== job 2244 ==
Design TopLevelModule, start of the top module:
module TopLevelModule(
    input clk,                    
    input [2:0] switches,        
    input confirm_key1,   
input confirm_key2,     
    input reset_key,            
    output [1:0] player_led,     
    output [1:0] winner_led           
);
    wire [2:0] column_select;
    wire confirm_move1;
wire confirm_move2;
    wire reset_game;
    wire [1:0] current_player;
    wire game_over;
    InputProcessor input_proc(
        .clk(clk),
        .switches(switches),
        .confirm_key1(confirm_key1),
        .confirm_key2(confirm_key2),
        .reset_key(reset_key),
        .column(column_select),
        .confirm1(confirm_move1),
.confirm2(confirm_move2),
        .reset(reset_game)
    );
    control control_unit(
        .clk(clk),
        .reset(reset_game),
        .column_select(column_select),
        .confirm_move1(confirm_move1),
        .confirm_move2(confirm_move2),
        .current_player(current_player),
        .game_over(game_over), .winner(winner_led)
    );
    assign player_led = current_player;
endmodule
clock: 4.56 ns
lec_check: 0
abc_area: 1
cap_margin: 20
core_margin: 2
core_utilization: 72
cts_cluster_diameter: 353
cts_cluster_size: 22
place_density: 0.66
setup_slack_margin: 1.2
slew_margin: 20
run.sh (not shown) runs the stock make flow with config.mk's settings and CLKGATE_MAP_FILE=.
From the logs: job 2244 reached the end of the flow and failed the layout checks with setup timing.
For job 8295, these inputs were changed with respect to job 2244:
Settings: swapping 353 for 362 in CTS_CLUSTER_DIAMETER; swapping 22 for 28 in CTS_CLUSTER_SIZE; swapping 1.2 for 1.28 in SETUP_SLACK_MARGIN; swapping 4.56 for 4.41 in the clock period (ns, I/O delays scaled along).
==> comparison <==
Changes observed in job 8295 relative to job 2244: number of distinct library cell variants in the gate-level netlist after synthesis barely changed; die size barely changed. As far as chip area in the Yosys report goes, job 2244 and job 8295 are indistinguishable; the numbers are identical. global routing: job 8295 exited with error. Sum of net half-perimeters after detailed placement was lower in the run labelled job 2244.
For job 4237, these inputs were changed with respect to job 8295:
Settings: a change of CORE_UTILIZATION from 72 to 40; a deleted CTS_CLUSTER_DIAMETER that had been 362; a deleted ABC_AREA that had been 1; a deleted SETUP_SLACK_MARGIN that had been 1.28; a deleted CTS_CLUSTER_SIZE that had been 28; a deleted PLACE_DENSITY that had been 0.66; a change of the clock period (ns, I/O delays scaled along) from 4.41 to 10.0.
Job 8295 did not finish: a tool error stopped it during global routing.
Both conditions hold for job 4237: the flow ran to the end and the final layout passed the timing, DRC and antenna checks.
Netlist area before placement, job 8295 and job 4237: lower on job 4237
Job 4237: chip area 8800 sq um above job 8295
Cmp job 8295 and job 4237 / count of distinct cell types in the synthesized netlist / higher: job 4237
Synthesized-area fraction occupied by ao, oa, aoi and oai cells (lower): job 8295
Job 4237 ended up with a higher number of standard-cell rows in the floorplan than job 8295 did.
Relative to job 8295, the mux contribution to synthesized area of job 4237 is higher by 2.9 points.
Job 4237 vs. job 8295: synthesized instance count went down by 21%.
Inputs modified between job 4237 and job 8301:
Settings: an added CTS_CLUSTER_DIAMETER of 293; an added PLACE_DENSITY of 0.35; an added CTS_CLUSTER_SIZE of 95; a change of CORE_MARGIN from 2 to 4; an added CORE_ASPECT_RATIO of 0.5; an added HOLD_SLACK_MARGIN of 0.28; a change of CORE_UTILIZATION from 40 to 51; an added CELL_PAD_IN_SITES_GLOBAL_PLACEMENT of 2; an added CELL_PAD_IN_SITES_DETAIL_PLACEMENT of 1.
--- outcome ---
- Looking at area enclosed by the die boundary across both flows, job 8301 is the stronger of the two, with job 4237 trailing.
- Job 8301 vs job 4237, instance count: job 8301 lower
- The number of DRC markers after the initial detailed-route iteration in job 8301 sits 43% above the value recorded for job 4237.
- Combinational group share of total power, job 8301 and job 4237, lower one = job 4237.
- Relative to job 4237, the proportion of cell area occupied by registers of job 8301 is higher by 0.18 points.
> inputs changed (job 8301 -> job 8094)
Settings: TNS_END_PERCENT: unset -> 20; CELL_PAD_IN_SITES_DETAIL_PLACEMENT: 1 -> unset; HOLD_SLACK_MARGIN: 0.28 -> -0.06.
--- outcome ---
- Count of TritonRoute iterations in the first routing pass: higher on job 8094
- Between job 8301 and job 8094, the difference in area of all placed cells without fillers is negligible.
- Comparing job 8301 with job 8094, the fraction of area in registers came out essentially unchanged.
- Job 8094 against job 8301; fmax is up slightly.
- Job 8094 reports a lower final-layout fill cell count than job 8301 does.
- Taking job 8301 as the reference, in job 8094 setup TNS essentially unchanged, minimum clock period -0.026 ns.
- Per the final summary, job 8094 finished and its layout is clean on timing, DRC and antenna.

Setup of main:
TopLevelModule again, from the RTL that the note above started with.
Settings: LEC_CHECK=0, CAP_MARGIN=20, CELL_PAD_IN_SITES_GLOBAL_PLACEMENT=2, CORE_ASPECT_RATIO=0.5, CORE_MARGIN=4, CORE_UTILIZATION=51, CTS_CLUSTER_DIAMETER=293, CTS_CLUSTER_SIZE=95, HOLD_SLACK_MARGIN=-0.06, PLACE_DENSITY=0.35, SETUP_SLACK_MARGIN=2.73, SLEW_MARGIN=20, TNS_END_PERCENT=20; clock period 10.0 ns.
For the feature branch, these inputs were changed with respect to main:
Settings: a change of CTS_CLUSTER_SIZE from 95 to 99; a deleted CORE_ASPECT_RATIO that had been 0.5; a deleted PLACE_DENSITY that had been 0.35; a change of TNS_END_PERCENT from 20 to 5; a deleted CELL_PAD_IN_SITES_GLOBAL_PLACEMENT that had been 2; a change of CORE_MARGIN from 4 to 2; a change of CORE_UTILIZATION from 51 to 40; a change of CTS_CLUSTER_DIAMETER from 293 to 392; a deleted HOLD_SLACK_MARGIN that had been -0.06; a deleted SETUP_SLACK_MARGIN that had been 2.73.
Findings:
- On floorplan-stage core utilization, the higher figure sits with main, not the feature branch.
- In summary, the feature branch completed successfully, with a layout that passed the timing, DRC and antenna checks.
- Comparing the two runs side by side, the feature branch comes out ahead of main on wire length of the first global-routing pass.
- [the feature branch vs main] clock network power: lower in the feature branch
- When the feature branch is measured against main, its final cell count without fillers turns out 60 higher.
- From main to the feature branch the numbers moved as follows: via count decreased by 151 relative to the old numbers, non-clock buffer count -about 9%, post-detailed-placement half-perimeter wirelength decreased about 4%, clock share of power neither gained nor lost much, count of buffer and inverter cells on the critical path fell by 1.
- Between main and the feature branch, the number of standard cells after synthesis does not differ in any meaningful way.
- Routed wire length: main and the feature branch compared, higher one is main

== willow ==
Starting RTL as in the previous note.
## TopLevelModule
module TopLevelModule(
    input clk,                    
    input [2:0] switches,        
    input confirm_key1,   
input confirm_key2,     
    input reset_key,            
    output [1:0] player_led,     
    output [1:0] winner_led           
);
    wire [2:0] column_select;
    wire confirm_move1;
wire confirm_move2;
    wire reset_game;
    wire [1:0] current_player;
    wire game_over;
    InputProcessor input_proc(
        .clk(clk),
        .switches(switches),
        .confirm_key1(confirm_key1),
        .confirm_key2(confirm_key2),
        .reset_key(reset_key),
        .column(column_select),
        .confirm1(confirm_move1),
.confirm2(confirm_move2),
        .reset(reset_game)
    );
    control control_unit(
        .clk(clk),
        .reset(reset_game),
        .column_select(column_select),
        .confirm_move1(confirm_move1),
        .confirm_move2(confirm_move2),
        .current_player(current_player),
        .game_over(game_over), .winner(winner_led)
    );
    assign player_led = current_player;
endmodule
export LEC_CHECK = 0
export ABC_AREA = 1
export CAP_MARGIN = 20
export CELL_PAD_IN_SITES_DETAIL_PLACEMENT = 1
export CORE_ASPECT_RATIO = 0.68
export CORE_MARGIN = 2
export CORE_UTILIZATION = 40
export GPL_TIMING_DRIVEN = 1
export MAX_ROUTING_LAYER = met4
export MIN_ROUTING_LAYER = met2
export SLEW_MARGIN = 20
export TNS_END_PERCENT = 80
create_clock -name core_clock -period 6.97 [get_ports {clk}]
> inputs changed (willow -> cedar)
Settings: CORE_UTILIZATION changed from 40 to 16; MIN_ROUTING_LAYER removed (was met2); GPL_TIMING_DRIVEN removed (was 1); CORE_ASPECT_RATIO removed (was 0.68); ABC_AREA removed (was 1); CELL_PAD_IN_SITES_DETAIL_PLACEMENT removed (was 1); MAX_ROUTING_LAYER removed (was met4); TNS_END_PERCENT removed (was 80); the clock period (ns, I/O delays scaled along) changed from 6.97 to 13.4.
cedar finished every step from synthesis to the final layout, and the layout passed the timing, DRC and antenna checks.
willow has completed all stages; timing, DRC and antenna checks passed.
Summary of cedar over willow: cell area now larger, layout overhead on the synthesized area saw an increase, number of instances in the synthesized netlist dropped 235, leakage dissipation went down, total number of vias shrank by 3480.
cedar against willow: aggregate global routing overflow was more or less identical, worst reg-to-reg setup slack rose by 6.47 ns.
[compare] base=willow new=cedar: fraction of met1 tracks used by global routing went up 13 points, wire length of the first global-routing pass went down 11%.
What ember does differently from cedar at the input level:
Settings: CORE_UTILIZATION changed from 16 to 72; PLACE_DENSITY newly set to 0.66; ABC_AREA newly set to 1; CTS_CLUSTER_SIZE newly set to 73; the clock period (ns, I/O delays scaled along) changed from 13.4 to 4.56.
Findings:
What the final checks of ember revealed, after a flow that finished every stage, was a layout that fails on setup timing.
cedar went all the way through the flow, and no timing, DRC or antenna check failed.
Looking only at area growth from synthesis to layout, and setting everything else aside, the lower value of ember and cedar goes to ember.
Comparing final worst-path setup slack for ember and cedar, the smaller number came from ember.
Comparing ember and cedar, the higher proportion of power drawn by combinational gates was measured on ember.
Looking at power consumption across both flows, ember is the weaker of the two, with cedar ahead.
Comparing ember and cedar, global-route usage is lower on cedar.
Between cedar and ember, die extent in y decreased.
Delta(clock-buffer cell count, ember - cedar) < 0
Comparing relative area of clock buffers and inverters in the final design for ember and cedar, the bigger number came from cedar.
diff inputs: ember => juniper
Settings: ABC_AREA: 1 -> unset; CORE_UTILIZATION: 72 -> 59; PLACE_DENSITY: 0.66 -> unset; CTS_CLUSTER_SIZE: 73 -> unset; the clock period (ns, I/O delays scaled along): 4.56 -> 11.4.
### Flow results
- Count of distinct cell types in the synthesized netlist (higher): juniper
- ember -> stages 100% | layout checks FAIL | setup timing
- Both conditions hold for juniper: the flow ran to the end and the final layout passed the timing, DRC and antenna checks.
- Going from ember to juniper, post-synthesis net count shrank by more than 10%.
- Taking ember as the reference, in juniper proportion of total power due to net switching has remained practically unchanged; portion of total power attributed to combinational logic has decreased; share of cell area taken by muxes after synthesis has increased.
- juniper -> ember: xor/xnor share of the synthesized area flat
- In juniper relative to ember, multi-input logic cell count had gone down by more than 10%.
- The final reports for juniper and ember show Yosys chip area lower in the former.
- juniper vs. ember: maximum number of pins on one net before global-route repair went up by 1.

TopLevelModule again, from the RTL that the note above started with.
make LEC_CHECK=0 ABC_AREA=1 CAP_MARGIN=0 CORE_MARGIN=2 CORE_UTILIZATION=72 CTS_CLUSTER_DIAMETER=365 CTS_CLUSTER_SIZE=14 PLACE_DENSITY=0.37 SLEW_MARGIN=20 finish   # period 4.35 ns
The first run completed and failed the layout checks on setup timing.
Then changed:
CAP_MARGIN = 20   (was 0)
CORE_UTILIZATION = 70   (was 72)
CTS_CLUSTER_DIAMETER = 319   (was 365)
CTS_CLUSTER_SIZE = unset   (was 14)
PLACE_DENSITY = unset   (was 0.37)
clock period = 4.96 ns   (was 4.35 ns; I/O delays follow)
Effect: With this change the flow finished with timing, DRC and antenna clean. Global-route usage drops by 3.7 points. Critical path depth drops by 5. Cell area drops by 4.8%. Setup slack is better by 0.61 ns. Fmax is about the same. Power drops by 13%. Synthesized area does not change. First-iteration DRC count drops by 39%. Via count drops by 12%. Register-to-register slack is better by 0.61 ns. Cell count drops by 3.9%.
Then changed:
ABC_AREA = unset   (was 1)
CORE_UTILIZATION = 72   (was 70)
CTS_CLUSTER_DIAMETER = unset   (was 319)
CTS_CLUSTER_SIZE = 32   (was unset)
SETUP_SLACK_MARGIN = 2.13   (was unset)
clock period = 8.22 ns   (was 4.96 ns; I/O delays follow)
Effect: Cell area went down by 8.7%. First-iteration DRC count went up by 31%. Die size went down by 3.4%. Cell count went down by 22%.
Then changed:
CORE_ASPECT_RATIO = 0.5   (was unset)
CORE_UTILIZATION = 58   (was 72)
CTS_CLUSTER_SIZE = unset   (was 32)
HOLD_SLACK_MARGIN = -0.07   (was unset)
SETUP_SLACK_MARGIN = unset   (was 2.13)
clock period = 10.0 ns   (was 8.22 ns; I/O delays follow)
Outcome: Sequential share of layout area drops by 0.79 points; via count shrinks by 3.6%; setup slack is better by 1.5 ns; first-iteration DRC count went down by 8.0%; maximum frequency goes down by about 4.6%; die area came out higher by about 24%; routed wire length came out higher by 9.0%; global-route usage fell by 5.4 points; flip-flop count is unchanged; total power decreases by about 12%; combinational power fell by 16%.

TopLevelModule again, from the RTL that the note above started with.
Settings: LEC_CHECK=0, CAP_MARGIN=20, CORE_ASPECT_RATIO=0.5, CORE_MARGIN=2, CORE_UTILIZATION=72, CTS_CLUSTER_DIAMETER=346, CTS_CLUSTER_SIZE=95, SETUP_SLACK_MARGIN=2.2, SLEW_MARGIN=20, TNS_END_PERCENT=5; clock period 11.4 ns.
==> next run, changes <==
ABC_AREA = 1   (was unset)
CORE_ASPECT_RATIO = unset   (was 0.5)
CTS_CLUSTER_DIAMETER = 362   (was 346)
CTS_CLUSTER_SIZE = unset   (was 95)
PLACE_DENSITY = 0.66   (was unset)
SETUP_SLACK_MARGIN = unset   (was 2.2)
TNS_END_PERCENT = unset   (was 5)
clock period = 4.41 ns   (was 11.4 ns; I/O delays follow)
Now the flow finished but failed the layout checks on negative setup slack; count of clock-buffer cells in the layout increases by 1; area after synthesis increases by 0.73%; first-iteration DRC count increases by 15%; synthesized cell count increases by 27%; fmax increases by 14%; sequential share of layout area decreases by 2.8 points.
==> next run, changes <==
ABC_AREA = unset   (was 1)
CORE_UTILIZATION = 53   (was 72)
CTS_CLUSTER_DIAMETER = unset   (was 362)
PLACE_DENSITY = unset   (was 0.66)
clock period = 5.73 ns   (was 4.41 ns; I/O delays follow)
The changed run completed with no timing, DRC or antenna violations; cell count came out lower by 20%; core utilization came out lower by 29 points; non-clock buffer count came out lower by 72; design area came out lower by 8.4%; via count came out lower by 12%; count of clock-buffer cells in the layout is unchanged; wire length came out higher by 6.6%; combinational power came out lower by 24%; worst setup slack gains 0.81 ns; die area came out higher by 33%.

Starting RTL as in the previous note.
## TopLevelModule
module TopLevelModule(
    input clk,                    
    input [2:0] switches,        
    input confirm_key1,   
input confirm_key2,     
    input reset_key,            
    output [1:0] player_led,     
    output [1:0] winner_led           
);
Settings: LEC_CHECK=0, CAP_MARGIN=20, CORE_MARGIN=2, CORE_UTILIZATION=40, SLEW_MARGIN=20; clock period 5.73 ns.
Next try:
--- a/flow/config.mk
+++ b/flow/config.mk
@@ -8,4 +8,4 @@
 export CAP_MARGIN = 20
 export CORE_MARGIN = 2
-export CORE_UTILIZATION = 40
+export CORE_UTILIZATION = 70
 export SLEW_MARGIN = 20
==> flow/constraint.sdc (replaced) <==
create_clock -name core_clock -period 8.22 [get_ports {clk}]
set_input_delay 1.6440 -clock core_clock [delete_from_list [all_inputs] [get_ports {clk}]]
set_output_delay 1.6440 -clock core_clock [all_outputs]
set_load 0.01 [all_outputs]
The changed run finished with timing, DRC and antenna clean.
Design area came out lower by 4.4%.
Sequential power came out lower by 28%.
Routed wire length came out higher by 3.5%.
Count of clock-buffer cells in the layout came out higher by 1.

## onyx
Starting RTL as in the previous note.
clock: 6.97 ns
lec_check: 0
cap_margin: 20
cell_pad_in_sites_detail_placement: 1
core_aspect_ratio: 0.68
core_margin: 2
core_utilization: 40
gpl_timing_driven: 1
hold_slack_margin: 0.17
min_routing_layer: met2
slew_margin: 20
tns_end_percent: 80
onyx: no failed stages, no open violations at the end
Input-level comparison between lagoon and onyx:
- swapping 1 for 0 in CELL_PAD_IN_SITES_DETAIL_PLACEMENT
- swapping 1 for 0 in GPL_TIMING_DRIVEN
- clearing HOLD_SLACK_MARGIN, which used to be 0.17
- clearing MIN_ROUTING_LAYER, which used to be met2
- clearing CORE_ASPECT_RATIO, which used to be 0.68
Findings:
The number of filler instances in the final layout of lagoon is lower than that of onyx. On final core utilization, onyx tracks lagoon almost exactly. Between lagoon and onyx, met1 wire length is higher for lagoon, onyx comes in under that. In lagoon, the final critical delay including setup and external delays came out 0.59 ns above the value in onyx. lagoon vs. onyx: overall track demand over capacity in global routing went down by 21 points.
Power and IR drop assume default switching activity.
